==> design.v <==
module ctr #(
	parameter ADR_WIDTH = 6
)(
	input wire clk_i,
	input wire rst_i,
	input wire carry_i,
	input wire [2-1:0] op_i,
	output reg [1-1:0] ctr_marmux_o,
	output reg [2-1:0] ctr_carrymux_o,
	output reg ctr_pc_reg_en_o,
	output reg ctr_a_reg_en_o,
	output reg ctr_mar_reg_en_o,
	output reg ctr_d_reg_en_o,
	output reg ctr_we_o,
	output reg [2-1:0] ctr_aluop_o
);
	localparam STATE_WIDTH = 12;
	localparam [STATE_WIDTH-1:0]
		s_fi	=	12'b000_000_000_001,
		s_rm	=	12'b000_000_000_010,
		s_nf	=	12'b000_000_000_100,
		s_nc	=	12'b000_000_001_000,
		s_af	=	12'b000_000_010_000,
		s_ac	=	12'b000_000_100_000,
		s_jc	=	12'b000_001_000_000,
		s_sw	=	12'b000_010_000_000,
		s_pm	=	12'b000_100_000_000,
		s_nw	=	12'b001_000_000_000,
		s_aw	=	12'b010_000_000_000,
		s_fw	=	12'b100_000_000_000;
	reg [STATE_WIDTH-1:0] current, next;
	always @(posedge clk_i) begin:sequential
		if (rst_i) begin
			current <= s_fi;
		end else begin
			current <= next;
		end
	end
	always @* begin:combnext
	case (current)
		s_fi:
			next = s_fw;
		s_fw:
			next = s_rm;
		s_rm:
			case (op_i)
				2'b00 : begin
					next = s_nf;
				end
				2'b01 : begin
					next = s_af;
				end
				2'b10 : begin
					next = s_sw;
				end
				2'b11 : begin
					if (carry_i) begin
						next = s_jc;
					end else begin
						next = s_fi;
					end
				end
				default:
					next = s_fi;
			endcase
		s_nf:
			next = s_nw;
                s_nw:
                        next = s_nc;
		s_nc:
			next = s_pm;
		s_af:
			next = s_aw;
                s_aw:
                        next = s_ac;
		s_ac:
			next = s_pm;
		s_jc:
			next = s_pm;
		s_sw:
			next = s_pm;
		s_pm:
			next = s_fi;
		default:
			next = s_fi;
	endcase
	end
	always @* begin:combout
	case(current)
		s_fi:
		begin
			ctr_pc_reg_en_o = 1'b1;
			ctr_marmux_o = 1'b1;
			ctr_mar_reg_en_o = 1'b0;
			ctr_aluop_o = 2'b01;
			ctr_a_reg_en_o = 1'b0;
			ctr_we_o = 1'b0;
			ctr_d_reg_en_o = 1'b0;
			ctr_carrymux_o = 2'b00;
		end
		s_fw:
		begin
			ctr_pc_reg_en_o = 1'b1;
			ctr_marmux_o = 1'b1;
			ctr_mar_reg_en_o = 1'b0;
			ctr_aluop_o = 2'b01;
			ctr_a_reg_en_o = 1'b0;
			ctr_we_o = 1'b0;
			ctr_d_reg_en_o = 1'b1;
			ctr_carrymux_o = 2'b00;
		end
		s_rm:
		begin
			ctr_pc_reg_en_o = 1'b0;
			ctr_marmux_o = 1'b0;
			ctr_mar_reg_en_o = 1'b1;
			ctr_aluop_o = 2'b01;
			ctr_a_reg_en_o = 1'b0;
			ctr_we_o = 1'b0;
			ctr_d_reg_en_o = 1'b0;
			ctr_carrymux_o = 2'b00;
		end
		s_nf:
		begin
			ctr_pc_reg_en_o = 1'b0;
			ctr_marmux_o = 1'b1;
			ctr_mar_reg_en_o = 1'b0;
			ctr_aluop_o = 2'b01;
			ctr_a_reg_en_o = 1'b0;
			ctr_we_o = 1'b0;
			ctr_d_reg_en_o = 1'b0;
			ctr_carrymux_o = 2'b00;
		end
		s_nw:
		begin
			ctr_pc_reg_en_o = 1'b0;
			ctr_marmux_o = 1'b1;
			ctr_mar_reg_en_o = 1'b0;
			ctr_aluop_o = 2'b01;
			ctr_a_reg_en_o = 1'b0;
			ctr_we_o = 1'b0;
			ctr_d_reg_en_o = 1'b1;
			ctr_carrymux_o = 2'b00;
		end
		s_nc:
		begin
			ctr_pc_reg_en_o = 1'b0;
			ctr_marmux_o = 1'b1;
			ctr_mar_reg_en_o = 1'b0;
			ctr_aluop_o = 2'b00;
			ctr_a_reg_en_o = 1'b1;
			ctr_we_o = 1'b0;
			ctr_d_reg_en_o = 1'b0;
			ctr_carrymux_o = 2'b01;
		end
		s_af:
		begin
			ctr_pc_reg_en_o = 1'b0;
			ctr_marmux_o = 1'b1;
			ctr_mar_reg_en_o = 1'b0;
			ctr_aluop_o = 2'b01;
			ctr_a_reg_en_o = 1'b0;
			ctr_we_o = 1'b0;
			ctr_d_reg_en_o = 1'b0;
			ctr_carrymux_o = 2'b00;
		end
		s_aw:
		begin
			ctr_pc_reg_en_o = 1'b0;
			ctr_marmux_o = 1'b1;
			ctr_mar_reg_en_o = 1'b0;
			ctr_aluop_o = 2'b01;
			ctr_a_reg_en_o = 1'b0;
			ctr_we_o = 1'b0;
			ctr_d_reg_en_o = 1'b1;
			ctr_carrymux_o = 2'b00;
		end
		s_ac:
		begin
			ctr_pc_reg_en_o = 1'b0;
			ctr_marmux_o = 1'b1;
			ctr_mar_reg_en_o = 1'b0;
			ctr_aluop_o = 2'b01;
			ctr_a_reg_en_o = 1'b1;
			ctr_we_o = 1'b0;
			ctr_d_reg_en_o = 1'b0;
			ctr_carrymux_o = 2'b01;
		end
		s_jc:
		begin
			ctr_pc_reg_en_o = 1'b0;
			ctr_marmux_o = 1'b1;
			ctr_mar_reg_en_o = 1'b0;
			ctr_aluop_o = 2'b01;
			ctr_a_reg_en_o = 1'b0;
			ctr_we_o = 1'b0;
			ctr_d_reg_en_o = 1'b0;
			ctr_carrymux_o = 2'b10;
		end
		s_sw:
		begin
			ctr_pc_reg_en_o = 1'b0;
			ctr_marmux_o = 1'b1;
			ctr_mar_reg_en_o = 1'b0;
			ctr_aluop_o = 2'b01;
			ctr_a_reg_en_o = 1'b0;
			ctr_we_o = 1'b1;
			ctr_d_reg_en_o = 1'b0;
			ctr_carrymux_o = 2'b00;
		end
		s_pm:
		begin
			ctr_pc_reg_en_o = 1'b0;
			ctr_marmux_o = 1'b1;
			ctr_mar_reg_en_o = 1'b1;
			ctr_aluop_o = 2'b01;
			ctr_a_reg_en_o = 1'b0;
			ctr_we_o = 1'b0;
			ctr_d_reg_en_o = 1'b0;
			ctr_carrymux_o = 2'b00;
		end
		default:
		begin
			ctr_pc_reg_en_o = 1'b0;
			ctr_marmux_o = 1'b1;
			ctr_mar_reg_en_o = 1'b1;
			ctr_aluop_o = 2'b01;
			ctr_a_reg_en_o = 1'b0;
			ctr_we_o = 1'b0;
			ctr_d_reg_en_o = 1'b0;
			ctr_carrymux_o = 2'b00;
		end
	endcase
	end
endmodule
module adr #(
	parameter ADR_WIDTH = 6
)(
	input wire clk_i,
	input wire rst_i,
	input wire [ADR_WIDTH-1:0] adr_i,
	input wire [1-1:0] ctr_marmux_i,
	input wire ctr_mar_reg_en_i,
	input wire ctr_pc_reg_en_i,
	output wire [ADR_WIDTH-1:0] adr_o
);
	reg [ADR_WIDTH-1:0] mar_reg;
	reg [ADR_WIDTH-1:0] mar_reg_next;
	reg [ADR_WIDTH-1:0] pc_reg;
	reg [ADR_WIDTH-1:0] pc_reg_next;
	always @(posedge clk_i) begin:seq
		if (rst_i) begin
			pc_reg <= 0;
			mar_reg <= 0;
		end else begin
			if (ctr_pc_reg_en_i) begin
				pc_reg <= pc_reg_next;
			end
			if (ctr_mar_reg_en_i) begin
				mar_reg <= mar_reg_next;
			end
		end
	end
	always @* begin:comb
		pc_reg_next = mar_reg + 1'd1;
		case (ctr_marmux_i)
			1'b0 : begin
				mar_reg_next = adr_i;
			end
			1'b1 : begin
				mar_reg_next = pc_reg;
			end
			default:
				mar_reg_next = pc_reg;
		endcase
	end
	assign adr_o = mar_reg;
endmodule
module dat #(
	parameter DATA_WIDTH = 8
)(
	input wire clk_i,
	input wire rst_i,
	input wire [DATA_WIDTH-1:0] data_i,
	input wire [2-1:0] ctr_aluop_i,
	input wire ctr_a_reg_en_i,
	input wire [2-1:0] ctr_carrymux_i,
	output wire carry_o,
	output wire [DATA_WIDTH-1:0] data_o
);
	reg [DATA_WIDTH-1:0] a_reg;
	reg [DATA_WIDTH-1:0] a_reg_next;
	reg carry_reg;
	reg carry_next;
	reg carry_alu;
	always @(posedge clk_i) begin:seq
		if (rst_i) begin
			a_reg <= 0;
			carry_reg <= 0;
		end else begin
			if (ctr_a_reg_en_i) begin
				a_reg <= a_reg_next;
			end
			carry_reg <= carry_next;
		end
	end
	always @* begin:comb
		case (ctr_aluop_i)
			2'b00 : begin
				{carry_alu, a_reg_next} =
					{1'b0, ~(a_reg | data_i)};
			end
			2'b01 : begin
				{carry_alu, a_reg_next} =
					a_reg + data_i;
			end
			2'b11 : begin
				{carry_alu, a_reg_next} = {1'b0, a_reg};
			end
			2'b10 : begin
				{carry_alu, a_reg_next} = {carry_reg, a_reg};
			end
			default:
				{carry_alu, a_reg_next} = {carry_reg, a_reg};
		endcase
		case (ctr_carrymux_i)
			2'b00 : begin
				carry_next = carry_reg;
			end
			2'b01 : begin
				carry_next = carry_alu;
			end
			2'b10 : begin
				carry_next = 0;
			end
			default:
				carry_next = carry_reg;
		endcase
	end
	assign data_o = a_reg;
	assign carry_o = carry_reg;
endmodule
module alpacacorn #(
	parameter ADR_WIDTH = 6,
	parameter DATA_WIDTH = 8
)(
	input wire clk_i,
	input wire rst_i,
	input wire [DATA_WIDTH-1:0] data_i,
	output wire [DATA_WIDTH-1:0] data_o,
	output wire [ADR_WIDTH-1:0] adr_o,
	output wire we_o
);
	wire carry_dat_ctr;
	wire [2-1:0] ctr_carrymux_ctr_dat;
	wire ctr_a_reg_en_ctr_dat;
	wire [1-1:0] ctr_marmux_ctr_adr;
	wire ctr_mar_reg_en_ctr_adr;
	wire ctr_pc_reg_en_ctr_adr;
	wire ctr_d_reg_en;
	wire [2-1:0] ctr_aluop_ctr_dat;
	reg [DATA_WIDTH-1:0] d_reg;
	always @(posedge clk_i) begin:seq
		if (rst_i) begin
			d_reg <= 0;
		end else begin
			if (ctr_d_reg_en) begin
				d_reg <= data_i;
			end
		end
	end
	ctr #(
		.ADR_WIDTH(ADR_WIDTH)
	) i_ctr (
		.clk_i(clk_i),
		.rst_i(rst_i),
		.carry_i(carry_dat_ctr),
		.op_i(d_reg[DATA_WIDTH-1:DATA_WIDTH-2]),
		.ctr_marmux_o(ctr_marmux_ctr_adr),
		.ctr_carrymux_o(ctr_carrymux_ctr_dat),
		.ctr_a_reg_en_o(ctr_a_reg_en_ctr_dat),
		.ctr_d_reg_en_o(ctr_d_reg_en),
		.ctr_mar_reg_en_o(ctr_mar_reg_en_ctr_adr),
		.ctr_pc_reg_en_o(ctr_pc_reg_en_ctr_adr),
		.ctr_aluop_o(ctr_aluop_ctr_dat),
		.ctr_we_o(we_o)
	);
	adr #(
		.ADR_WIDTH(ADR_WIDTH)
	) i_adr (
		.clk_i(clk_i),
		.rst_i(rst_i),
		.adr_i(d_reg[ADR_WIDTH-1:0]),
		.ctr_marmux_i(ctr_marmux_ctr_adr),
		.ctr_mar_reg_en_i(ctr_mar_reg_en_ctr_adr),
		.ctr_pc_reg_en_i(ctr_pc_reg_en_ctr_adr),
		.adr_o(adr_o)
	);
	dat #(
		.DATA_WIDTH(DATA_WIDTH)
	) i_dat (
		.clk_i(clk_i),
		.rst_i(rst_i),
		.data_i(d_reg),
		.ctr_aluop_i(ctr_aluop_ctr_dat),
		.ctr_carrymux_i(ctr_carrymux_ctr_dat),
		.ctr_a_reg_en_i(ctr_a_reg_en_ctr_dat),
		.carry_o(carry_dat_ctr),
		.data_o(data_o)
	);
endmodule
==> run.sh <==
#!/bin/bash
# the make line also repeats each setting of config.mk as NAME=value (left out here)
make -C /OpenROAD-flow-scripts/flow DESIGN_CONFIG=/design/flow/config.mk WORK_HOME=/design/flow/orfs CLKGATE_MAP_FILE= finish
==> config.mk <==
export PLATFORM = sky130hd
export DESIGN_NAME = alpacacorn
export DESIGN_NICKNAME = alpacacorn
export VERILOG_FILES = /design/flow/design.v
export SDC_FILE = /design/flow/constraint.sdc
export NUM_CORES = 4
export LEC_CHECK = 0
export ABC_AREA = 1
export CAP_MARGIN = 20
export CORE_ASPECT_RATIO = 0.7
export CORE_MARGIN = 2
export CORE_UTILIZATION = 72
export CTS_CLUSTER_DIAMETER = 397
export PLACE_DENSITY_LB_ADDON = 0.0
export SETUP_SLACK_MARGIN = 0.55
export SLEW_MARGIN = 20
export TNS_END_PERCENT = 10
==> constraint.sdc <==
create_clock -name core_clock -period 1.99 [get_ports {clk_i}]
set_input_delay 0.3980 -clock core_clock [delete_from_list [all_inputs] [get_ports {clk_i}]]
set_output_delay 0.3980 -clock core_clock [all_outputs]
set_load 0.01 [all_outputs]
==> results.cfg, run 1 <==
; physical design summary
[hold_path]
hold_class = flop to flop
hold_depth = 2
min_from = i_ctr.current[3]$_DFF_P_
hold_end = i_ctr.current[9]$_DFF_P_

[synthesis]
yosys_warnings = 4
netlist_area_mm2 = 0.00212
synth_top_area_share_pct = 38.8
netlist.top_cell.by_area = dfxtp_1
synth_nets = 311
enable_flop_cells = 0
numSynthFlops = 41
synth.avg_cell_area_um2 = 7.50
synth_chip_area_mm2 = 0.00212
syn_inst = 282
ys_seq_share_pct = 38.8
ys_sh_xor_pct = 1.66
topCombFamilyByArea = simple AND/OR/NAND/NOR gates
common_cells = 49 x inv_1, 41 x dfxtp_1, 39 x nand2_1
async_reset_ff_share_pct = 0
topCellsByArea = dfxtp_1 39%, ha_1 11%, inv_1 8.7%
synth_cell_types = 35
ys_sh_simple_pct = 19.7
ys_sh_mux_pct = 0
compound_area_share_pct = 16.9
synth_top_cell_by_count = inv_1
adder_share_pct = 11.6
yosysCellCount = 282
synthFlopType = dfxtp_1

[routing]
num_antenna_cells = 0
route.detailed.drc = 0
totalWireLength_mm = 5.91
antenna_left = 0
dr.pass1.iters = 5
drt_iter0_markers = 248
num_vias = 2107
routedWlPerCell_um = 16.9
viasPerCell = 6.04

[power_and_ir_drop]
ir_drop_v = 0.000605
seq_power_share_pct = 48.4
comb_power_share_pct = 13.9
power_density_mw_per_mm2 = 716
p_clk_mw = 0.703
power_switching_share_pct = 25.9
power_leader = registers
powerComb_mw = 0.260
switchingPower_mw = 0.483
pg_seq_mw = 0.903
cellLeakagePower_nw = 1.14
clkPwrFrac_pct = 37.7
p_int_mw = 1.38

[setup_path]
reg2reg_from = i_ctr.current[11]$_DFF_P_
cp_slowest_cell = dfxtp_1
cp-startpoint = i_ctr.current[11]$_DFF_P_
cp_max_fo = 10
ff2ff_path_depth = 2
crit_type = flop to flop
slowest_delay_ps = 550
critPathLaunchType = flop
cp_top_family = flip-flops
crit_cells = 2
crit_end = i_ctr.current[0]$_DFF_P_
r2r_slack_ps = 350
critPathRequiredTime_ps = 2140
worstSetupEndpointType = flop
cp_num_buf_inv = 1
r2r-end = i_ctr.current[0]$_DFF_P_
arrival_ps = 1790
critical_path.cell_chain = clkinv_1, o41ai_1

[run_status]
outcome = timing/DRC/antenna clean

[floorplan]
fp_util_pct = 75.5
num_rows = 16
die_w_um = 68.8
dieArea_mm2 = 0.00340
io_pins = 25
die_h_um = 49.4
core_area_mm2 = 0.00280

[final_layout]
instances_no_fill = 349
area_growth_pct = 23.2
nFillCells = 109
final_cell_area_mm2 = 0.00261
nets = 341
post-route-util_pct = 93.0

[job]
maxCapViolCount = 0
warnings = 36

[timing]
rsz0062_at_grt = true
worst_pin_slew_ps = 498
skew_ps = 4.04
slew_headroom_pct = 66.8
max_freq_mhz = 609
drv_slew = 0
tns_ps = 0
min_period_ps = 1640
hold_viol_final = 0
holdWs_ps = 446
finalSetupViolations = 0
period_used_pct = 82.5

[cts]
clk_pin_slew_ps = 80
clock-sinks = 41
tritoncts = yes
cts_buffer_depth = 2
insertion_delay_ps = 300
numCtsBuffers = 5
cts-root-buf = clkbuf_8
cts_max_level = 2
cts_hold_buffers = 0

[placement]
gp_congestion = 0.884
dpl.cell_count = 338
placed_area_mm2 = 0.00243
hpwl_mm = 3.67
port-buffer-count = 24

[global_routing]
grt_pass1_vias = 1913
grt_max_degree = 20
overflow = 0
grt_pass1_wl_mm = 8.71
antenna_found_initial = 0
grt_use_total_pct = 35.1
## layout make-up
type	count	area, um^2	share of cell area (%)
sequential	41	837	32.1
clock inverter	2	36.3	1.39
clock buffer	6	82.6	3.17
inverter	52	203	7.78
timing repair buffer	30	283	10.8
multi-input combinational	182	1120	43.0
tap	36	45.0	1.73
## metrics by stage
step / total power, mW / setup slack, ps
after floorplan: 1.06 / 556
after global placement: 1.15 / 447
after detailed placement: 1.16 / 409
after CTS: 1.85 / 354
after global routing: 1.92 / 288
final: 1.87 / 348
## metal layers
layer | share of wire (%) | up-vias | global-route usage, % | routed length [um]
li1 | - | 962 | - | -
met1 | 40 | 974 | 43.1 | 2350
met2 | 47 | 139 | 58.7 | 2790
met3 | 9.6 | 32 | 8.78 | 570
met4 | 3.4 | 0 | 13.1 | 199
met5 | 0 | - | 0 | 0
## repair_timing
action | in CTS | in global routing
pin swaps | 0 | 3
buffers inserted | 0 | 3
gates resized | 5 | 12
endpoints found under the setup margin | 24 | 29
==> run 2, diff against run 1 <==
- CELL_PAD_IN_SITES_DETAIL_PLACEMENT: default -> 0
- CORE_ASPECT_RATIO: 0.7 -> 0.5
- CORE_UTILIZATION: 72 -> 65
- CTS_CLUSTER_DIAMETER: 397 -> 91
- CTS_CLUSTER_SIZE: default -> 10
- PLACE_DENSITY_LB_ADDON: 0.0 -> 0.11
- SETUP_SLACK_MARGIN: 0.55 -> -0.05
- TNS_END_PERCENT: 10 -> default
- clock period: 1.99 -> 1.95 ns (I/O delays scaled with it)
==> run 2 against run 1 <==
Net effect: clock skew hardly changed; critical path depth grew 8; maximum frequency decreased by 6.3%; global-route usage down 7.6 points; cell area down 5.2%; non-clock buffer count decreased by 4; clock-buffer cell count unchanged; clock power decreased by 21%; combinational power shrank 7%; critical endpoint is now i_dat.a_reg[5]$_SDFFE_PP0N_; largest power group unchanged.
==> results.cfg, run 2 <==
; physical design summary
[setup_path]
cp-startpoint = i_dat.a_reg[2]$_SDFFE_PP0N_
ff2ff_path_depth = 10
cp_top_family = simple AND/OR/NAND/NOR gates
slowest_delay_ps = 390
r2r-end = i_dat.a_reg[5]$_SDFFE_PP0N_
critPathMostFrequentCell = nand2_1
cp_slowest_cell = dfxtp_1
arrival_ps = 1950
r2r_slack_ps = 200
critPathLaunchType = flop
crit_type = flop to flop
cp_num_buf_inv = 2
worstSetupEndpointType = flop
crit_cells = 10
crit_end = i_dat.a_reg[5]$_SDFFE_PP0N_
critPathRequiredTime_ps = 2150
cp_max_fo = 5
reg2reg_from = i_dat.a_reg[2]$_SDFFE_PP0N_
critical_path.cell_chain = inv_1, ha_1, a21oi_1, nand2_1, nand3_1, nand2_1, nand2_1, nand3_1, nand2_1, inv_1

[placement]
dpl.cell_count = 341
port-buffer-count = 24
placed_area_mm2 = 0.00238
gp_congestion = 0.867
hpwl_mm = 3.42
place_ws_ps = 302

[global_routing]
antenna_found_initial = 0
grt_pass1_vias = 1736
overflow = 0
grt_use_total_pct = 27.5
grt_max_degree = 22
grt_pass1_wl_mm = 7.91

[routing]
dr.pass1.iters = 5
route.detailed.drc = 0
totalWireLength_mm = 4.72
routedWlPerCell_um = 13.5
drt_iter0_markers = 145
antenna_left = 0
viasPerCell = 5.29
num_antenna_cells = 0
num_vias = 1846

[power_and_ir_drop]
seq_power_share_pct = 53.6
ir_drop_v = 0.000561
switchingPower_mw = 0.474
power_switching_share_pct = 27.7
cellLeakagePower_nw = 1.08
clkPwrFrac_pct = 32.3
power_density_mw_per_mm2 = 693
p_clk_mw = 0.553
p_int_mw = 1.24
pg_seq_mw = 0.917
power_leader = registers
comb_power_share_pct = 14.1
powerComb_mw = 0.241

[synthesis]
synth_top_cell_by_count = inv_1
synth_chip_area_mm2 = 0.00212
async_reset_ff_share_pct = 0
syn_inst = 282
adder_share_pct = 11.6
synth.avg_cell_area_um2 = 7.50
synth_top_area_share_pct = 38.8
synth_cell_types = 35
topCellsByArea = dfxtp_1 39%, ha_1 11%, inv_1 8.7%
synth_nets = 311
common_cells = 49 x inv_1, 41 x dfxtp_1, 39 x nand2_1
yosys_warnings = 4
netlist_area_mm2 = 0.00212
yosysCellCount = 282
ys_sh_mux_pct = 0
ys_sh_simple_pct = 19.7
netlist.top_cell.by_area = dfxtp_1
synthFlopType = dfxtp_1
enable_flop_cells = 0
ys_seq_share_pct = 38.8
topCombFamilyByArea = simple AND/OR/NAND/NOR gates
ys_sh_xor_pct = 1.66
numSynthFlops = 41
compound_area_share_pct = 16.9

[floorplan]
die_w_um = 84.7
num_rows = 14
dieArea_mm2 = 0.00376
fp_util_pct = 69.4
die_h_um = 44.3
core_area_mm2 = 0.00305
io_pins = 25

[cts]
clock-sinks = 41
clk_pin_slew_ps = 80
tritoncts = yes
cts_max_level = 2
cts_buffer_depth = 2
cts-root-buf = clkbuf_8
insertion_delay_ps = 290
postCtsSetupRepairBufs = 0
cts_resized = 0
cts_hold_buffers = 0
numCtsBuffers = 5

[timing]
min_period_ps = 1750
fin_ws_ps = 198
drv_slew = 0
finalSetupViolations = 0
hold_viol_final = 0
max_freq_mhz = 571
skew_ps = 3.94
worst_pin_slew_ps = 456
period_used_pct = 89.8
slew_headroom_pct = 69.2
holdWs_ps = 427
tns_ps = 0
rsz0062_at_grt = false

[hold_path]
hold_class = flop to flop
hold_depth = 2
min_from = i_ctr.current[2]$_DFF_P_
hold_end = i_ctr.current[7]$_DFF_P_

[job]
warnings = 34
maxCapViolCount = 0

[run_status]
outcome = timing/DRC/antenna clean

[final_layout]
nFillCells = 223
final_cell_area_mm2 = 0.00247
instances_no_fill = 349
area_growth_pct = 16.8
nets = 337
==> run 2: per-layer routing <==
metal,track usage [%],vias up,wire length [um]
met5,0,-,0
met4,8.57,0,84
met3,6.16,14,265
met2,45.2,60,2000
met1,37.2,817,2370
li1,-,955,-
==> run 2: cell type report <==
class                   instances  area (um^2)  area share [%]
clock inverters                 2         15.0           0.608
flip-flops and latches         41          821            33.2
multi-input cells             182         1050            42.7
repair buffers                 26          255            10.3
clock buffers                   6         72.6            2.94
inverters                      52          203            8.20
well taps                      40         50.0            2.03
==> run 2: stage by stage <==
step,power [mW],utilization (%)
after floorplan,1.08,-
after global placement,1.16,78.2
after detailed placement,1.17,78.2
after CTS,1.71,81.1
after global routing,1.79,81.1
final,1.71,81.1
==> run 3, diff against run 2 <==
- ABC_AREA: 1 -> default
- CAP_MARGIN: 20 -> 30
- CELL_PAD_IN_SITES_DETAIL_PLACEMENT: 0 -> default
- CELL_PAD_IN_SITES_GLOBAL_PLACEMENT: default -> 0
- CORE_ASPECT_RATIO: 0.5 -> default
- CORE_UTILIZATION: 65 -> 15
- CTS_CLUSTER_DIAMETER: 91 -> 66
- CTS_CLUSTER_SIZE: 10 -> default
- GPL_ROUTABILITY_DRIVEN: default -> 0
- MAX_ROUTING_LAYER: default -> met4
- MIN_ROUTING_LAYER: default -> met2
- PLACE_DENSITY: default -> 0.46
- PLACE_DENSITY_LB_ADDON: 0.11 -> default
- SETUP_SLACK_MARGIN: -0.05 -> default
- SLEW_MARGIN: 20 -> 15
- TNS_END_PERCENT: default -> 55
- clock period: 1.95 -> 2.33 ns (I/O delays scaled with it)
==> run 3 against run 2 <==
Net effect: sequential power shrank 18%; sequential cell count is the same; setup slack gained 21 ps; worst hold slack lost 24 ps; synthesized area shrank 4.1%; largest power group is now the clock network; clock power grew 39%; die area grew to 3.9 times the previous value; largest cell class unchanged; global-route usage shrank 17 points.
==> results.cfg, run 3 <==
; physical design summary
[hold_path]
hold_class = flop to flop
hold_end = i_ctr.current[0]$_DFF_P_
hold_depth = 2
min_from = i_ctr.current[4]$_DFF_P_

[setup_path]
critical_path.cell_chain = ha_1, inv_1, fa_1, and2b_1, o2111ai_1, and4b_1, or3_1, a21oi_1
crit_cells = 8
slowest_delay_ps = 390
cp_top_family = simple AND/OR/NAND/NOR gates
crit_type = flop to flop
reg2reg_from = d_reg[0]$_SDFFE_PP0P_
cp_num_buf_inv = 1
r2r-end = i_dat.carry_reg$_SDFFE_PP0P_
crit_end = i_dat.carry_reg$_SDFFE_PP0P_
critPathRequiredTime_ps = 2540
cp_max_fo = 4
critPathLaunchType = flop
cp-startpoint = d_reg[0]$_SDFFE_PP0P_
cp_slowest_cell = dfxtp_1
worstSetupEndpointType = flop
arrival_ps = 2320
r2r_slack_ps = 220
ff2ff_path_depth = 8

[synthesis]
topCellsByArea = dfxtp_1 40%, ha_1 11%, mux2i_1 7.9%
synth_nets = 261
netlist.top_cell.by_area = dfxtp_1
ys_seq_share_pct = 40.4
ys_sh_xor_pct = 3.88
synth_top_cell_by_count = dfxtp_1
syn_inst = 232
adder_share_pct = 12.1
synth_top_area_share_pct = 40.4
common_cells = 41 x dfxtp_1, 40 x nor2_1, 21 x a21oi_1
synth_chip_area_mm2 = 0.00203
numSynthFlops = 41
synth.avg_cell_area_um2 = 8.75
async_reset_ff_share_pct = 0
ys_sh_simple_pct = 18.2
synthFlopType = dfxtp_1
yosys_warnings = 4
compound_area_share_pct = 12.0
yosysCellCount = 232
synth_cell_types = 34
enable_flop_cells = 0
netlist_area_mm2 = 0.00203
topCombFamilyByArea = simple AND/OR/NAND/NOR gates
ys_sh_mux_pct = 7.89

[power_and_ir_drop]
seq_power_share_pct = 45.1
ir_drop_v = 0.000284
clkPwrFrac_pct = 46.3
switchingPower_mw = 0.373
p_int_mw = 1.29
power_density_mw_per_mm2 = 630
cellLeakagePower_nw = 1.00
comb_power_share_pct = 8.7
power_leader = the clock network
pg_seq_mw = 0.752
powerComb_mw = 0.144
power_switching_share_pct = 22.4
total_power_mw = 1.67
p_clk_mw = 0.771

[global_routing]
grt_use_total_pct = 10.7
antenna_found_initial = 0
overflow = 0
grt_pass1_wl_mm = 7.77
grt_max_degree = 26
grt_pass1_vias = 2348

[final_layout]
nets = 287
area_growth_pct = 30.4
final_cell_area_mm2 = 0.00265
post-route-util_pct = 20.0

[placement]
place_ws_ps = 215
port-buffer-count = 24
hpwl_mm = 3.53
placed_area_mm2 = 0.00249

[timing]
finalSetupViolations = 0
skew_ps = 5.18
slew_headroom_pct = 67.4
hold_viol_final = 0
min_period_ps = 2110
tns_ps = 0
worst_pin_slew_ps = 488
fin_ws_ps = 220
drv_slew = 0
period_used_pct = 90.6
max_freq_mhz = 474
rsz0062_at_grt = false

[cts]
postCtsSetupRepairBufs = 0
cts_hold_buffers = 0
clk_pin_slew_ps = 60
numCtsBuffers = 5
clock-sinks = 41
cts_resized = 0
tritoncts = yes
insertion_delay_ps = 280
cts_max_level = 2
cts-root-buf = clkbuf_16
cts_buffer_depth = 2

[floorplan]
io_pins = 25
core_area_mm2 = 0.0132
dieArea_mm2 = 0.0145
die_w_um = 120
num_rows = 42
fp_util_pct = 15.3
die_h_um = 120

[routing]
num_antenna_cells = 0
antenna_left = 0
drt_iter0_markers = 218
totalWireLength_mm = 4.81
num_vias = 2246
dr.pass1.iters = 34
viasPerCell = 5.18
routedWlPerCell_um = 11.1
route.detailed.drc = 0

[run_status]
outcome = timing/DRC/antenna clean

[job]
warnings = 34
maxCapViolCount = 0
[run 3: layout make-up]
cell class	instances	area, um^2
clock buffers	5	125
clock inverters	2	35.0
fillers	1486	10600
inverters	19	71.3
multi-input cells	162	1100
flip-flops and latches	41	821
well taps	176	220
repair buffers	29	278
[run 3: stage by stage]
| stage | hold WS (ps) | instances |
|---|---|---|
| 6_report | 402 | 434 |
| 5_1_grt | 454 | 434 |
| 4_1_cts | 411 | 434 |
| 3_5_place_dp | 400 | 427 |
| 3_3_place_gp | 387 | 427 |
| 2_1_floorplan | 382 | 232 |
[run 3: per-layer routing]
metal  track usage (%)  vias up  wire length (um)
li1                  -      829                 -
met1                 -      831                 0
met2              11.8      566              2620
met3              15.2       20              2090
met4              1.53        0               100
met5                 -        -                 0
==> run 4, diff against run 3 <==
- CAP_MARGIN: 30 -> 20
- CELL_PAD_IN_SITES_GLOBAL_PLACEMENT: 0 -> default
- CORE_UTILIZATION: 15 -> 40
- CTS_CLUSTER_DIAMETER: 66 -> 197
- CTS_CLUSTER_SIZE: default -> 48
- GPL_ROUTABILITY_DRIVEN: 0 -> default
- GPL_TIMING_DRIVEN: default -> 0
- HOLD_SLACK_MARGIN: default -> 0.18
- MAX_ROUTING_LAYER: met4 -> default
- MIN_ROUTING_LAYER: met2 -> default
- PLACE_DENSITY: 0.46 -> default
- SLEW_MARGIN: 15 -> 5
- TNS_END_PERCENT: 55 -> default
- clock period: 2.33 -> 2.07 ns (I/O delays scaled with it)
==> run 4 against run 3 <==
Net effect: first-iteration DRC count shrank 68%; clock-buffer cell count is the same; total power fell by 6.4%; sequential share of layout area increased by 2.2 points; utilization up 32 points; sequential power is 12% higher; via count down 29%; routed wire length shrank 12%; cell area down 6.1%; setup slack worse by 150 ps; maximum frequency increased by 5.7%; largest power group is now registers.
==> results.cfg, run 4 <==
; physical design summary
[setup_path]
slowest_delay_ps = 370
critical_path.cell_chain = ha_4, inv_2, fa_2, and2b_1, o2111ai_1, and4b_1, or3_1, a21oi_1
cp_top_family = simple AND/OR/NAND/NOR gates
cp-startpoint = d_reg[0]$_SDFFE_PP0P_
r2r_slack_ps = 70
cp_slowest_cell = dfxtp_4
crit_type = flop to flop
cp_max_fo = 3
cp_num_buf_inv = 1
ff2ff_path_depth = 8
reg2reg_from = d_reg[0]$_SDFFE_PP0P_
critPathLaunchType = flop
r2r-end = i_dat.carry_reg$_SDFFE_PP0P_
crit_cells = 8
critPathRequiredTime_ps = 2300
crit_end = i_dat.carry_reg$_SDFFE_PP0P_
arrival_ps = 2220
worstSetupEndpointType = flop

[power_and_ir_drop]
switchingPower_mw = 0.421
pg_seq_mw = 0.839
p_clk_mw = 0.558
ir_drop_v = 0.000420
clkPwrFrac_pct = 35.7
cellLeakagePower_nw = 0.980
comb_power_share_pct = 10.5
power_switching_share_pct = 27.0
power_leader = registers
p_int_mw = 1.14
powerComb_mw = 0.164
seq_power_share_pct = 53.8
power_density_mw_per_mm2 = 629

[synthesis]
ys_sh_mux_pct = 7.89
adder_share_pct = 12.1
synthFlopType = dfxtp_1
synth_top_cell_by_count = dfxtp_1
synth.avg_cell_area_um2 = 8.75
synth_nets = 261
topCellsByArea = dfxtp_1 40%, ha_1 11%, mux2i_1 7.9%
yosysCellCount = 232
syn_inst = 232
ys_seq_share_pct = 40.4
synth_cell_types = 34
enable_flop_cells = 0
numSynthFlops = 41
netlist_area_mm2 = 0.00203
topCombFamilyByArea = simple AND/OR/NAND/NOR gates
ys_sh_xor_pct = 3.88
ys_sh_simple_pct = 18.2
compound_area_share_pct = 12.0
yosys_warnings = 4
synth_chip_area_mm2 = 0.00203
common_cells = 41 x dfxtp_1, 40 x nor2_1, 21 x a21oi_1
synth_top_area_share_pct = 40.4
netlist.top_cell.by_area = dfxtp_1
async_reset_ff_share_pct = 0

[placement]
port-buffer-count = 24
gp_congestion = 0.755
hpwl_mm = 3.12

[routing]
dr.pass1.iters = 4
drt_iter0_markers = 70
viasPerCell = 4.80
num_antenna_cells = 0
routedWlPerCell_um = 12.6
num_vias = 1598
route.detailed.drc = 0
antenna_left = 0
totalWireLength_mm = 4.21

[final_layout]
area_growth_pct = 22.4
nets = 294

[global_routing]
grt_pass1_vias = 1442
antenna_found_initial = 0
overflow = 0
grt_max_degree = 16
grt_pass1_wl_mm = 6.98
grt_use_total_pct = 16.5

[timing]
rsz0062_at_grt = true
worst_pin_slew_ps = 839
tns_ps = 0
drv_slew = 0
period_used_pct = 96.4
hold_viol_final = 0
slew_headroom_pct = 43.8
holdWs_ps = 439
max_freq_mhz = 501
min_period_ps = 2000
finalSetupViolations = 0
skew_ps = 10.1

[cts]
insertion_delay_ps = 300
cts_buffer_depth = 2
cts_hold_buffers = 0
clock-sinks = 41
clk_pin_slew_ps = 90
cts_max_level = 2
tritoncts = yes
cts-root-buf = clkbuf_8
numCtsBuffers = 5

[floorplan]
fp_util_pct = 42.1
die_h_um = 75.2
num_rows = 25
io_pins = 25
die_w_um = 75.2
core_area_mm2 = 0.00482
dieArea_mm2 = 0.00566

[hold_path]
min_from = i_ctr.current[4]$_DFF_P_
hold_depth = 2
hold_class = flop to flop
hold_end = i_ctr.current[0]$_DFF_P_

[run_status]
outcome = timing/DRC/antenna clean

[job]
warnings = 35
maxCapViolCount = 0
run 4: per-stage QoR:
step,total power [mW],area [um^2],cells,util [%],setup slack [ps]
CTS,1.57,2470,333,51.3,27.1
floorplan,0.959,2030,232,-,23.4
global route,1.64,2480,333,51.6,-6.34
finish,1.56,2480,333,51.6,73.7
detailed placement,1.02,2350,323,48.9,-82.6
global placement,1.02,2350,323,48.9,-86.6
run 4: layer usage:
metal,GRT usage [%],up-vias,part of all wire [%]
met5,0,-,0
met1,23.6,715,52
met3,3.88,7,3.0
met4,6.04,0,1.4
li1,-,853,-
met2,24.3,23,43
run 4: final cells by class:
type | instances | area (um^2)
well taps | 67 | 83.8
repair buffers | 26 | 255
fillers | 482 | 2330
clock buffers | 5 | 68.8
multi-input cells | 162 | 1110
plain buffers | 10 | 42.5
inverters | 19 | 71.3
clock inverters | 3 | 25.0
flip-flops and latches | 41 | 826
run 4: timing repair:
item / in CTS / in global routing
pin swaps: 0 / 6
endpoints found under the setup margin: 1 / 1
setup buffers: 2 / 0
resized: 4 / 4
==> run 5, diff against run 4 <==
- ABC_AREA: default -> 1
- CELL_PAD_IN_SITES_DETAIL_PLACEMENT: default -> 1
- CORE_UTILIZATION: 40 -> 27
- CTS_CLUSTER_DIAMETER: 197 -> 291
- CTS_CLUSTER_SIZE: 48 -> default
- GPL_TIMING_DRIVEN: 0 -> default
- HOLD_SLACK_MARGIN: 0.18 -> default
- PLACE_DENSITY_LB_ADDON: default -> 0.11
- SETUP_SLACK_MARGIN: default -> 0.55
- SLEW_MARGIN: 5 -> 20
- clock period: 2.07 -> 1.95 ns (I/O delays scaled with it)
==> run 5 against run 4 <==
Net effect: still clean; cell count up 26%; critical path depth up 2; via count increased by 20%; maximum frequency increased by 29%; utilization is 15 points lower; critical path type unchanged; highest routed layer unchanged.
==> results.cfg, run 5 <==
; physical design summary
[synthesis]
yosysCellCount = 282
syn_inst = 282
ys_sh_xor_pct = 1.66
topCombFamilyByArea = simple AND/OR/NAND/NOR gates
ys_seq_share_pct = 38.8
synth_nets = 311
ys_sh_simple_pct = 19.7
topCellsByArea = dfxtp_1 39%, ha_1 11%, inv_1 8.7%
synth.avg_cell_area_um2 = 7.50
netlist.top_cell.by_area = dfxtp_1
compound_area_share_pct = 16.9
synthFlopType = dfxtp_1
synth_top_area_share_pct = 38.8
ys_sh_mux_pct = 0
yosys_warnings = 4
netlist_area_mm2 = 0.00212
synth_chip_area_mm2 = 0.00212
synth_top_cell_by_count = inv_1
numSynthFlops = 41
adder_share_pct = 11.6
async_reset_ff_share_pct = 0
synth_cell_types = 35
enable_flop_cells = 0
common_cells = 49 x inv_1, 41 x dfxtp_1, 39 x nand2_1

[cts]
cts-root-buf = clkbuf_8
cts_max_level = 2
numCtsBuffers = 5
clock-sinks = 41
insertion_delay_ps = 300
tritoncts = yes
cts_hold_buffers = 0
clk_pin_slew_ps = 90
cts_buffer_depth = 2

[hold_path]
min_from = i_ctr.current[4]$_DFF_P_
hold_class = flop to flop
hold_end = i_ctr.current[0]$_DFF_P_
hold_depth = 2

[global_routing]
grt_pass1_vias = 1977
overflow = 0
grt_max_degree = 17
antenna_found_initial = 0
grt_pass1_wl_mm = 9.58
grt_use_total_pct = 14.4

[timing]
finalSetupViolations = 0
fin_ws_ps = 408
holdWs_ps = 417
drv_slew = 0
period_used_pct = 79.1
min_period_ps = 1540
hold_viol_final = 0
max_freq_mhz = 648
tns_ps = 0
slew_headroom_pct = 79.7
rsz0062_at_grt = true
skew_ps = 8.10
worst_pin_slew_ps = 303

[routing]
viasPerCell = 4.54
routedWlPerCell_um = 13.6
antenna_left = 0
drt_iter0_markers = 24
route.detailed.drc = 0
num_antenna_cells = 0
totalWireLength_mm = 5.74
dr.pass1.iters = 4
num_vias = 1913

[power_and_ir_drop]
power_switching_share_pct = 27.1
clkPwrFrac_pct = 36.6
pg_seq_mw = 0.917
p_int_mw = 1.36
cellLeakagePower_nw = 1.23
switchingPower_mw = 0.508
total_power_mw = 1.87
seq_power_share_pct = 49.0
powerComb_mw = 0.269
power_density_mw_per_mm2 = 670
p_clk_mw = 0.684
ir_drop_v = 0.000325
comb_power_share_pct = 14.4
power_leader = registers

[setup_path]
r2r-end = i_dat.a_reg[4]$_SDFFE_PP0N_
arrival_ps = 1740
reg2reg_from = i_dat.a_reg[0]$_SDFFE_PP0N_
critPathRequiredTime_ps = 2140
slowest_delay_ps = 370
critical_path.cell_chain = ha_4, inv_2, fa_2, inv_2, nand2_2, nand2_4, and2_4, nor2_1, o21ai_2, inv_1
critPathLaunchType = flop
ff2ff_path_depth = 10
r2r_slack_ps = 410
cp_slowest_cell = dfxtp_4
cp_top_family = adder cells
cp_num_buf_inv = 3
crit_end = i_dat.a_reg[4]$_SDFFE_PP0N_
crit_cells = 10
crit_type = flop to flop
worstSetupEndpointType = flop
cp-startpoint = i_dat.a_reg[0]$_SDFFE_PP0N_
critPathMostFrequentCell = inv_2
cp_max_fo = 3

[job]
maxCapViolCount = 0
warnings = 37

[run_status]
outcome = timing/DRC/antenna clean

[floorplan]
fp_util_pct = 27.7
core_area_mm2 = 0.00765
dieArea_mm2 = 0.00856
die_h_um = 92.5
num_rows = 32
io_pins = 25
die_w_um = 92.5

[final_layout]
area_growth_pct = 32.0
nets = 347
nFillCells = 957
final_cell_area_mm2 = 0.00279

[placement]
gp_congestion = 0.749
place_ws_ps = 261
port-buffer-count = 24
hpwl_mm = 4.31
placed_area_mm2 = 0.00254
[run 5: per-stage QoR]
stage          std cells  util, %
3_5_place_dp         406     33.2
2_1_floorplan        282        -
5_1_grt              421     36.5
6_report             421     36.5
3_3_place_gp         406     33.2
4_1_cts              417     35.7
[run 5: area by class of cell]
class | instances | area (um^2) | area share, %
inverters | 52 | 206 | 7.39
clock buffers | 7 | 108 | 3.85
flip-flops and latches | 41 | 848 | 30.4
multi-input cells | 182 | 1180 | 42.4
clock inverters | 1 | 7.51 | 0.269
well taps | 102 | 128 | 4.57
repair buffers | 36 | 312 | 11.2
[run 5: per-layer routing]
layer / GRT usage (%) / wire (um) / vias up
met1: 18.4 / 2730 / 912
met2: 24.8 / 2820 / 21
met3: 2.28 / 134 / 7
li1: - / - / 973
met5: 0 / 0 / -
met4: 4.10 / 63 / 0
[run 5: timing repair]
action | in CTS | in global routing
pin swaps | 4 | 4
gates resized | 36 | 12
buffers inserted | 3 | 4
setup endpoints to repair | 21 | 22
==> run 6, diff against run 5 <==
- CELL_PAD_IN_SITES_DETAIL_PLACEMENT: 1 -> 0
- CORE_UTILIZATION: 27 -> 56
- TNS_END_PERCENT: default -> 5
==> run 6 against run 5 <==
Net effect: clock skew fell by 1.5 ps; worst hold slack worse by 9.5 ps; die area shrank 50%; utilization up 34 points; clock power fell by 19%; first-iteration DRC count increased to 4.1 times the previous value.
==> results.cfg, run 6 <==
; physical design summary
[run_status]
outcome = timing/DRC/antenna clean

[power_and_ir_drop]
power_switching_share_pct = 26.0
seq_power_share_pct = 53.4
comb_power_share_pct = 14.3
pg_seq_mw = 0.919
p_clk_mw = 0.557
power_density_mw_per_mm2 = 673
p_int_mw = 1.28
cellLeakagePower_nw = 1.12
power_leader = registers
switchingPower_mw = 0.447
clkPwrFrac_pct = 32.4
ir_drop_v = 0.000485
powerComb_mw = 0.246

[cts]
cts-root-buf = clkbuf_8
cts_hold_buffers = 0
cts_max_level = 2
numCtsBuffers = 5
clk_pin_slew_ps = 80
clock-sinks = 41
insertion_delay_ps = 290
cts_buffer_depth = 2
tritoncts = yes

[timing]
hold_viol_final = 0
worst_pin_slew_ps = 385
rsz0062_at_grt = true
skew_ps = 6.59
min_period_ps = 1610
max_freq_mhz = 620
period_used_pct = 82.7
drv_slew = 0
finalSetupViolations = 0
tns_ps = 0
slew_headroom_pct = 74.3

[global_routing]
grt_use_total_pct = 23.1
overflow = 0
grt_pass1_vias = 1676
antenna_found_initial = 0
grt_pass1_wl_mm = 7.54
grt_max_degree = 17

[synthesis]
ys_sh_simple_pct = 19.7
async_reset_ff_share_pct = 0
synth_chip_area_mm2 = 0.00212
yosys_warnings = 4
synthFlopType = dfxtp_1
synth_nets = 311
syn_inst = 282
ys_sh_xor_pct = 1.66
topCellsByArea = dfxtp_1 39%, ha_1 11%, inv_1 8.7%
adder_share_pct = 11.6
ys_sh_mux_pct = 0
synth_top_cell_by_count = inv_1
enable_flop_cells = 0
numSynthFlops = 41
topCombFamilyByArea = simple AND/OR/NAND/NOR gates
synth.avg_cell_area_um2 = 7.50
common_cells = 49 x inv_1, 41 x dfxtp_1, 39 x nand2_1
synth_top_area_share_pct = 38.8
synth_cell_types = 35
yosysCellCount = 282
netlist_area_mm2 = 0.00212
compound_area_share_pct = 16.9
ys_seq_share_pct = 38.8
netlist.top_cell.by_area = dfxtp_1

[setup_path]
crit_end = adr_o[1]
worstSetupEndpointType = output port
crit_type = flop to output port
r2r-end = i_dat.a_reg[6]$_SDFFE_PP0N_
critical_path.cell_chain = clkdlybuf4s50_1
arrival_ps = 1220
cp_slowest_cell = clkdlybuf4s50_1
reg2reg_from = d_reg[0]$_SDFFE_PP0P_
critPathLaunchType = flop
cp_num_buf_inv = 1
cp_top_family = buffers and inverters
ff2ff_path_depth = 10
cp_max_fo = 4
crit_cells = 1
slowest_delay_ps = 550
r2r_slack_ps = 410
critPathRequiredTime_ps = 1560
cp-startpoint = i_adr.mar_reg[1]$_SDFFE_PP0N_

[placement]
port-buffer-count = 24
dpl.cell_count = 349
gp_congestion = 0.822
hpwl_mm = 3.37

[final_layout]
area_growth_pct = 20.9
nFillCells = 310
nets = 337
instances_no_fill = 356

[job]
maxCapViolCount = 0
warnings = 37

[floorplan]
dieArea_mm2 = 0.00429
die_w_um = 65.5
core_area_mm2 = 0.00363
die_h_um = 65.5
num_rows = 22
io_pins = 25
fp_util_pct = 58.2

[routing]
num_antenna_cells = 0
viasPerCell = 5.04
totalWireLength_mm = 4.45
route.detailed.drc = 0
num_vias = 1794
dr.pass1.iters = 4
drt_iter0_markers = 99
routedWlPerCell_um = 12.5
antenna_left = 0

[hold_path]
hold_class = flop to flop
hold_depth = 2
hold_end = i_ctr.current[0]$_DFF_P_
min_from = i_ctr.current[4]$_DFF_P_
run 6: cell type report:
| type | count | area [um^2] | area share (%) |
|---|---|---|---|
| Timing Repair Buffer | 26 | 256 | 10.0 |
| Tap cell | 48 | 60.1 | 2.35 |
| Clock buffer | 7 | 86.3 | 3.37 |
| Inverter | 52 | 203 | 7.92 |
| Sequential cell | 41 | 838 | 32.8 |
| Multi-Input combinational cell | 182 | 1110 | 43.6 |
run 6: what timing repair did:
| action | 4_1_cts | 5_1_grt |
|---|---|---|
| setup endpoints to repair | 23 | 33 |
| gates cloned | 0 | 0 |
| endpoints found under the hold margin | 0 | 0 |
| resized | 2 | 10 |
| setup buffers | 0 | 0 |
run 6: routing by layer:
metal	track usage, %	part of all wire (%)
met1	30.6	49
met2	36.2	46
met3	4.79	3.3
met4	10.4	1.8
met5	0	0
run 6: per-stage QoR:
stage	area [um^2]	setup WS, ps	utilization, %	hold WS, ps	power, mW
5_1_grt	2560	293	70.4	459	1.82
4_1_cts	2520	300	69.4	411	1.73
2_1_floorplan	2160	522	-	386	1.08
3_5_place_dp	2430	363	67.0	400	1.17
6_report	2560	337	70.4	407	1.72
3_3_place_gp	2430	407	67.0	391	1.17
==> run 7, diff against run 6 <==
- ABC_AREA: 1 -> default
- CELL_PAD_IN_SITES_DETAIL_PLACEMENT: 0 -> default
- CORE_UTILIZATION: 56 -> 40
- CTS_CLUSTER_DIAMETER: 291 -> 197
- CTS_CLUSTER_SIZE: default -> 48
- GPL_TIMING_DRIVEN: default -> 0
- HOLD_SLACK_MARGIN: default -> 0.18
- PLACE_DENSITY_LB_ADDON: 0.11 -> default
- SETUP_SLACK_MARGIN: 0.55 -> default
- SLEW_MARGIN: 20 -> 5
- TNS_END_PERCENT: 5 -> default
- clock period: 1.95 -> 2.5 ns (I/O delays scaled with it)
==> run 7 against run 6 <==
Net effect: cell area shrank 4.4%; global-route usage fell by 7.0 points; largest power group unchanged; total power decreased by 25%.
==> results.cfg, run 7 <==
; physical design summary
[power_and_ir_drop]
comb_power_share_pct = 10.3
power_leader = registers
powerComb_mw = 0.133
cellLeakagePower_nw = 0.966
power_switching_share_pct = 27.0
pg_seq_mw = 0.695
p_clk_mw = 0.463
power_density_mw_per_mm2 = 528
p_int_mw = 0.942
switchingPower_mw = 0.349
ir_drop_v = 0.000349
seq_power_share_pct = 53.9
clkPwrFrac_pct = 35.9

[cts]
tritoncts = yes
postCtsSetupRepairBufs = 0
cts_hold_buffers = 0
cts_resized = 0
clk_pin_slew_ps = 90
numCtsBuffers = 5
insertion_delay_ps = 300
cts_max_level = 2
cts_buffer_depth = 2
clock-sinks = 41
cts-root-buf = clkbuf_8

[routing]
routedWlPerCell_um = 12.4
viasPerCell = 4.79
route.detailed.drc = 0
dr.pass1.iters = 4
antenna_left = 0
drt_iter0_markers = 94
num_antenna_cells = 0
totalWireLength_mm = 4.12
num_vias = 1584

[floorplan]
num_rows = 25
dieArea_mm2 = 0.00566
io_pins = 25
die_w_um = 75.2
fp_util_pct = 42.1
core_area_mm2 = 0.00482
die_h_um = 75.2

[synthesis]
syn_inst = 232
netlist.top_cell.by_area = dfxtp_1
synth_chip_area_mm2 = 0.00203
synth_cell_types = 34
topCellsByArea = dfxtp_1 40%, ha_1 11%, mux2i_1 7.9%
common_cells = 41 x dfxtp_1, 40 x nor2_1, 21 x a21oi_1
synth_top_cell_by_count = dfxtp_1
yosysCellCount = 232
enable_flop_cells = 0
ys_sh_xor_pct = 3.88
ys_seq_share_pct = 40.4
numSynthFlops = 41
topCombFamilyByArea = simple AND/OR/NAND/NOR gates
synthFlopType = dfxtp_1
async_reset_ff_share_pct = 0
synth_nets = 261
ys_sh_simple_pct = 18.2
ys_sh_mux_pct = 7.89
compound_area_share_pct = 12.0
netlist_area_mm2 = 0.00203
synth_top_area_share_pct = 40.4
synth.avg_cell_area_um2 = 8.75
adder_share_pct = 12.1
yosys_warnings = 4

[job]
maxCapViolCount = 0
warnings = 34

[timing]
fin_ws_ps = 329
worst_pin_slew_ps = 861
max_freq_mhz = 461
rsz0062_at_grt = false
skew_ps = 9.87
tns_ps = 0
hold_viol_final = 0
finalSetupViolations = 0
min_period_ps = 2170
period_used_pct = 86.8
slew_headroom_pct = 42.3
drv_slew = 0

[setup_path]
critPathLaunchType = flop
worstSetupEndpointType = flop
cp_slowest_cell = dfxtp_1
crit_cells = 8
cp_top_family = simple AND/OR/NAND/NOR gates
critPathRequiredTime_ps = 2730
cp_max_fo = 4
ff2ff_path_depth = 8
r2r-end = i_dat.carry_reg$_SDFFE_PP0P_
arrival_ps = 2400
crit_end = i_dat.carry_reg$_SDFFE_PP0P_
cp-startpoint = d_reg[0]$_SDFFE_PP0P_
slowest_delay_ps = 400
critical_path.cell_chain = ha_1, inv_1, fa_1, and2b_1, o2111ai_1, and4b_1, or3_1, a21oi_1
crit_type = flop to flop
cp_num_buf_inv = 1
reg2reg_from = d_reg[0]$_SDFFE_PP0P_
r2r_slack_ps = 330

[final_layout]
area_growth_pct = 20.6
nFillCells = 485
nets = 292

[global_routing]
overflow = 0
grt_pass1_wl_mm = 6.83
grt_max_degree = 16
antenna_found_initial = 0
grt_pass1_vias = 1412
grt_use_total_pct = 16.1

[placement]
port-buffer-count = 24
place_ws_ps = 343
gp_congestion = 0.755
hpwl_mm = 3.12

[run_status]
outcome = timing/DRC/antenna clean

[hold_path]
hold_depth = 2
hold_class = flop to flop
min_from = i_ctr.current[4]$_DFF_P_
hold_end = i_ctr.current[0]$_DFF_P_
## run 7: layout make-up
class	instances	area (um^2)	area share, %
buffer	10	41.3	1.69
clock buffer	5	68.8	2.81
clock inverter	3	25.0	1.02
inverter	19	71.3	2.91
multi-input combinational	162	1100	44.8
sequential	41	821	33.5
tap	67	83.8	3.43
timing repair buffer	24	240	9.82
## run 7: metrics by stage
step | power, mW | cell area, um^2 | utilization (%) | std cells | hold slack (ps)
floorplan | 0.794 | 2030 | - | 232 | 382
detailed placement | 0.844 | 2350 | 48.9 | 323 | 419
global placement | 0.844 | 2350 | 48.9 | 323 | 420
CTS | 1.30 | 2450 | 50.8 | 331 | 448
global route | 1.35 | 2450 | 50.8 | 331 | 458
finish | 1.29 | 2450 | 50.8 | 331 | 440
## run 7: layer usage
metal  up-vias  part of all wire (%)  GRT usage, %
met2        23                    43          23.9
met4         0                   1.3          5.85
met5         -                     0             0
li1        849                     -             -
met3         7                   3.1          3.88
met1       705                    52          22.7
==> run 8, diff against run 7 <==
- ABC_AREA: default -> 1
- CELL_PAD_IN_SITES_DETAIL_PLACEMENT: default -> 0
- CORE_UTILIZATION: 40 -> 65
- CTS_CLUSTER_DIAMETER: 197 -> 291
- CTS_CLUSTER_SIZE: 48 -> default
- GPL_TIMING_DRIVEN: 0 -> default
- HOLD_SLACK_MARGIN: 0.18 -> default
- PLACE_DENSITY_LB_ADDON: default -> 0.11
- SETUP_SLACK_MARGIN: default -> -0.07
- SLEW_MARGIN: 5 -> 20
- TNS_END_PERCENT: default -> 5
- clock period: 2.5 -> 1.34 ns (I/O delays scaled with it)
==> run 8 against run 7 <==
Net effect: die area shrank 34%; synthesized area rose by 4.3%; synthesized cell count grew 22%; the flow now stops in global routing (5_1_grt).
==> results.cfg, run 8 <==
; generated from flow reports
[floorplan]
fp_util_pct = 68.7
die_w_um = 61.1
io_pins = 25
dieArea_mm2 = 0.00373
core_area_mm2 = 0.00308
num_rows = 20
die_h_um = 61.1

[placement]
hpwl_mm = 4.68
port-buffer-count = 24
place_ws_ps = -260
placed_area_mm2 = 0.00273
gp_congestion = 0.870

[synthesis]
ys_sh_simple_pct = 19.7
ys_seq_share_pct = 38.8
topCellsByArea = dfxtp_1 39%, ha_1 11%, inv_1 8.7%
synth_chip_area_mm2 = 0.00212
synth_cell_types = 35
synth.avg_cell_area_um2 = 7.50
numSynthFlops = 41
netlist.top_cell.by_area = dfxtp_1
yosys_warnings = 4
common_cells = 49 x inv_1, 41 x dfxtp_1, 39 x nand2_1
netlist_area_mm2 = 0.00212
yosysCellCount = 282
adder_share_pct = 11.6
topCombFamilyByArea = simple AND/OR/NAND/NOR gates
synth_top_area_share_pct = 38.8
compound_area_share_pct = 16.9
ys_sh_mux_pct = 0
ys_sh_xor_pct = 1.66
enable_flop_cells = 0
synthFlopType = dfxtp_1
synth_nets = 311
syn_inst = 282
async_reset_ff_share_pct = 0
synth_top_cell_by_count = inv_1

[cts]
clock-sinks = 41
cts_max_level = 2
cts_buffer_depth = 2
cts-root-buf = clkbuf_4
numCtsBuffers = 5
cts_hold_buffers = 0

[run_status]
failed_stage = global routing (5_1_grt)
outcome = stopped before the end
toolErrorMsg = [ERROR GRT-0232] Routing congestion too high. Check the congestion heatmap in the GUI.

[global_routing]
grt_use_total_pct = 62.9
overflow = 2
run 8: repair_timing:
action                                 4_1_cts
endpoints found under the hold margin        0
pin swaps                                    3
setup buffers                                1
resized                                     33
setup endpoints to repair                   24
run 8: stage by stage:
step           setup TNS, ps  total power [mW]  utilization, %  hold slack (ps)  instances
2_1_floorplan           -412              1.58               -              386        282
3_3_place_gp            -943              1.78            88.6              407        383
3_5_place_dp           -2610              1.81            88.6              414        383
4_1_cts                -2160              2.78            93.2              452        392
run 8: routing by layer:
metal | global-route usage, % | GRT overflow
met5 | 10.0 | 0
met4 | 55.9 | 2
met3 | 51.3 | 0
met2 | 83.9 | 0
met1 | 59.9 | 0
==> run 9, diff against run 8 <==
- CAP_MARGIN: 20 -> 0
- CELL_PAD_IN_SITES_DETAIL_PLACEMENT: 0 -> default
- CORE_ASPECT_RATIO: default -> 0.72
- CORE_UTILIZATION: 65 -> 72
- CTS_CLUSTER_DIAMETER: 291 -> 360
- CTS_CLUSTER_SIZE: default -> 15
- HOLD_SLACK_MARGIN: default -> 0.3
- PLACE_DENSITY_LB_ADDON: 0.11 -> 0.17
- SETUP_SLACK_MARGIN: -0.07 -> 0.16
- clock period: 1.34 -> 0.543 ns (I/O delays scaled with it)
==> run 9 against run 8 <==
Net effect: the run fails in detailed placement (3_5_place_dp); synthesized area unchanged; die area down 9.0%; synthesized cell count did not move.
==> results.cfg, run 9 <==
; generated from flow reports
[run_status]
outcome = stopped before the end
failed_stage = detailed placement (3_5_place_dp)
toolErrorMsg = [ERROR DPL-0038] Utilization greater than 100%, impossible to legalize

[synthesis]
common_cells = 49 x inv_1, 41 x dfxtp_1, 39 x nand2_1
synth_nets = 311
synthFlopType = dfxtp_1
synth.avg_cell_area_um2 = 7.50
ys_sh_xor_pct = 1.66
ys_sh_mux_pct = 0
syn_inst = 282
synth_cell_types = 35
netlist.top_cell.by_area = dfxtp_1
ys_sh_simple_pct = 19.7
yosysCellCount = 282
async_reset_ff_share_pct = 0
netlist_area_mm2 = 0.00212
topCombFamilyByArea = simple AND/OR/NAND/NOR gates
enable_flop_cells = 0
numSynthFlops = 41
compound_area_share_pct = 16.9
synth_top_area_share_pct = 38.8
topCellsByArea = dfxtp_1 39%, ha_1 11%, inv_1 8.7%
yosys_warnings = 4
synth_top_cell_by_count = inv_1
adder_share_pct = 11.6
synth_chip_area_mm2 = 0.00212
ys_seq_share_pct = 38.8

[floorplan]
dieArea_mm2 = 0.00339
fp_util_pct = 76.6
io_pins = 25
die_h_um = 50.0
num_rows = 16
die_w_um = 67.9
core_area_mm2 = 0.00276

[placement]
gp_congestion = 0.907
port-buffer-count = 24
[run 9: through the flow]
step           hold slack (ps)  setup TNS, ps
3_3_place_gp               410         -34180
2_1_floorplan              300         -19710
==> run 10, diff against run 9 <==
- ABC_AREA: 1 -> 0
- CAP_MARGIN: 0 -> 40
- CELL_PAD_IN_SITES_DETAIL_PLACEMENT: default -> 2
- CELL_PAD_IN_SITES_GLOBAL_PLACEMENT: default -> 2
- CORE_ASPECT_RATIO: 0.72 -> 0.68
- CORE_MARGIN: 2 -> 7
- CORE_UTILIZATION: 72 -> 27
- CTS_CLUSTER_DIAMETER: 360 -> 62
- CTS_CLUSTER_SIZE: 15 -> default
- GPL_ROUTABILITY_DRIVEN: default -> 1
- GPL_TIMING_DRIVEN: default -> 0
- HOLD_SLACK_MARGIN: 0.3 -> default
- MAX_ROUTING_LAYER: default -> met5
- PLACE_DENSITY_LB_ADDON: 0.17 -> 0.14
- SETUP_SLACK_MARGIN: 0.16 -> 0.55
- TNS_END_PERCENT: 5 -> default
- clock period: 0.543 -> 2.24 ns (I/O delays scaled with it)
==> run 10 against run 9 <==
Net effect: now clean on timing, DRC and antenna; synthesized cell count fell by 18%; synthesized area fell by 4.1%; die area rose to 3.0 times the previous value.
==> results.cfg, run 10 <==
; physical design summary
[floorplan]
die_h_um = 85.5
core_area_mm2 = 0.00710
fp_util_pct = 28.6
die_w_um = 119
num_rows = 25
io_pins = 25
dieArea_mm2 = 0.0102

[setup_path]
worstSetupEndpointType = flop
r2r-end = i_dat.carry_reg$_SDFFE_PP0P_
cp_slowest_cell = dfxtp_4
crit_end = i_dat.carry_reg$_SDFFE_PP0P_
r2r_slack_ps = 260
critPathRequiredTime_ps = 2470
cp_max_fo = 3
reg2reg_from = d_reg[0]$_SDFFE_PP0P_
crit_cells = 8
arrival_ps = 2210
cp-startpoint = d_reg[0]$_SDFFE_PP0P_
critical_path.cell_chain = ha_4, inv_2, fa_2, and2b_1, o2111ai_2, and4b_1, or3_1, a21oi_2
cp_top_family = simple AND/OR/NAND/NOR gates
ff2ff_path_depth = 8
crit_type = flop to flop
slowest_delay_ps = 370
cp_num_buf_inv = 1
critPathLaunchType = flop

[global_routing]
grt_pass1_wl_mm = 9.95
overflow = 0
grt_pass1_vias = 1861
grt_max_degree = 13
grt_use_total_pct = 12.4
antenna_found_initial = 0

[synthesis]
netlist.top_cell.by_area = dfxtp_1
ys_sh_mux_pct = 7.89
ys_sh_xor_pct = 3.88
adder_share_pct = 12.1
synth.avg_cell_area_um2 = 8.75
common_cells = 41 x dfxtp_1, 40 x nor2_1, 21 x a21oi_1
async_reset_ff_share_pct = 0
synth_nets = 261
topCellsByArea = dfxtp_1 40%, ha_1 11%, mux2i_1 7.9%
synth_top_area_share_pct = 40.4
yosys_warnings = 4
ys_sh_simple_pct = 18.2
synth_cell_types = 34
enable_flop_cells = 0
syn_inst = 232
ys_seq_share_pct = 40.4
compound_area_share_pct = 12.0
netlist_area_mm2 = 0.00203
synth_chip_area_mm2 = 0.00203
synth_top_cell_by_count = dfxtp_1
numSynthFlops = 41
yosysCellCount = 232
synthFlopType = dfxtp_1
topCombFamilyByArea = simple AND/OR/NAND/NOR gates

[final_layout]
nFillCells = 798
area_growth_pct = 30.3
instances_no_fill = 364
seq_area_um2 = 840
nets = 298
logic_area_mm2 = 0.00119
final_cell_area_mm2 = 0.00265

[power_and_ir_drop]
seq_power_share_pct = 54.3
power_leader = registers
comb_power_share_pct = 11.8
cellLeakagePower_nw = 1.16
pg_seq_mw = 0.779
power_switching_share_pct = 26.8
p_int_mw = 1.05
clkPwrFrac_pct = 33.9
power_density_mw_per_mm2 = 542
p_clk_mw = 0.485
switchingPower_mw = 0.383
ir_drop_v = 0.000234
powerComb_mw = 0.169

[cts]
clock-sinks = 41
insertion_delay_ps = 290
cts-root-buf = clkbuf_8
tritoncts = yes
cts_hold_buffers = 0
cts_buffer_depth = 2
cts_max_level = 2
numCtsBuffers = 5
clk_pin_slew_ps = 80

[placement]
gp_congestion = 0.728
port-buffer-count = 24
dpl.cell_count = 351
placed_area_mm2 = 0.00242
hpwl_mm = 4.42

[routing]
num_vias = 1717
dr.pass1.iters = 4
route.detailed.drc = 0
drt_iter0_markers = 37
viasPerCell = 4.72
num_antenna_cells = 0
routedWlPerCell_um = 16.5
totalWireLength_mm = 6.00
antenna_left = 0

[timing]
hold_viol_final = 0
skew_ps = 3.50
slew_headroom_pct = 57.4
holdWs_ps = 415
drv_slew = 0
period_used_pct = 88.5
min_period_ps = 1980
finalSetupViolations = 0
worst_pin_slew_ps = 638
rsz0062_at_grt = true
max_freq_mhz = 504

[job]
warnings = 37
maxCapViolCount = 0

[hold_path]
hold_end = i_ctr.current[0]$_DFF_P_
hold_class = flop to flop
hold_depth = 2
min_from = i_ctr.current[4]$_DFF_P_

[run_status]
outcome = timing/DRC/antenna clean
run 10: cell type report:
type / count / area share [%]
timing repair buffer: 30 / 11.0
tap: 94 / 4.45
clock buffer: 6 / 2.74
buffer: 10 / 1.99
sequential: 41 / 31.7
clock inverter: 2 / 0.378
multi-input combinational: 162 / 45.0
inverter: 19 / 2.70
run 10: what timing repair did:
action | 4_1_cts | 5_1_grt
gates cloned | 0 | 0
resized | 23 | 18
pin swaps | 3 | 5
buffers inserted | 4 | 1
setup endpoints to repair | 41 | 23
run 10: per-stage QoR:
stage	utilization, %	setup TNS [ps]	worst slack (ps)	power, mW
2_1_floorplan	-	0	388	0.886
3_3_place_gp	33.9	-15.2	-15.2	0.952
3_5_place_dp	34.0	-92.6	-75.9	0.956
4_1_cts	36.0	0	258	1.46
5_1_grt	37.3	0	179	1.52
6_report	37.3	0	257	1.43
run 10: metal layers:
metal	vias up	GRT usage [%]	share of wire (%)
met5	-	0	0
met3	5	3.08	2.6
met4	0	3.28	0.78
met1	835	17.4	54
met2	17	18.6	42
li1	860	-	-
No activity file was given, so power comes from the tool's default toggle rates.
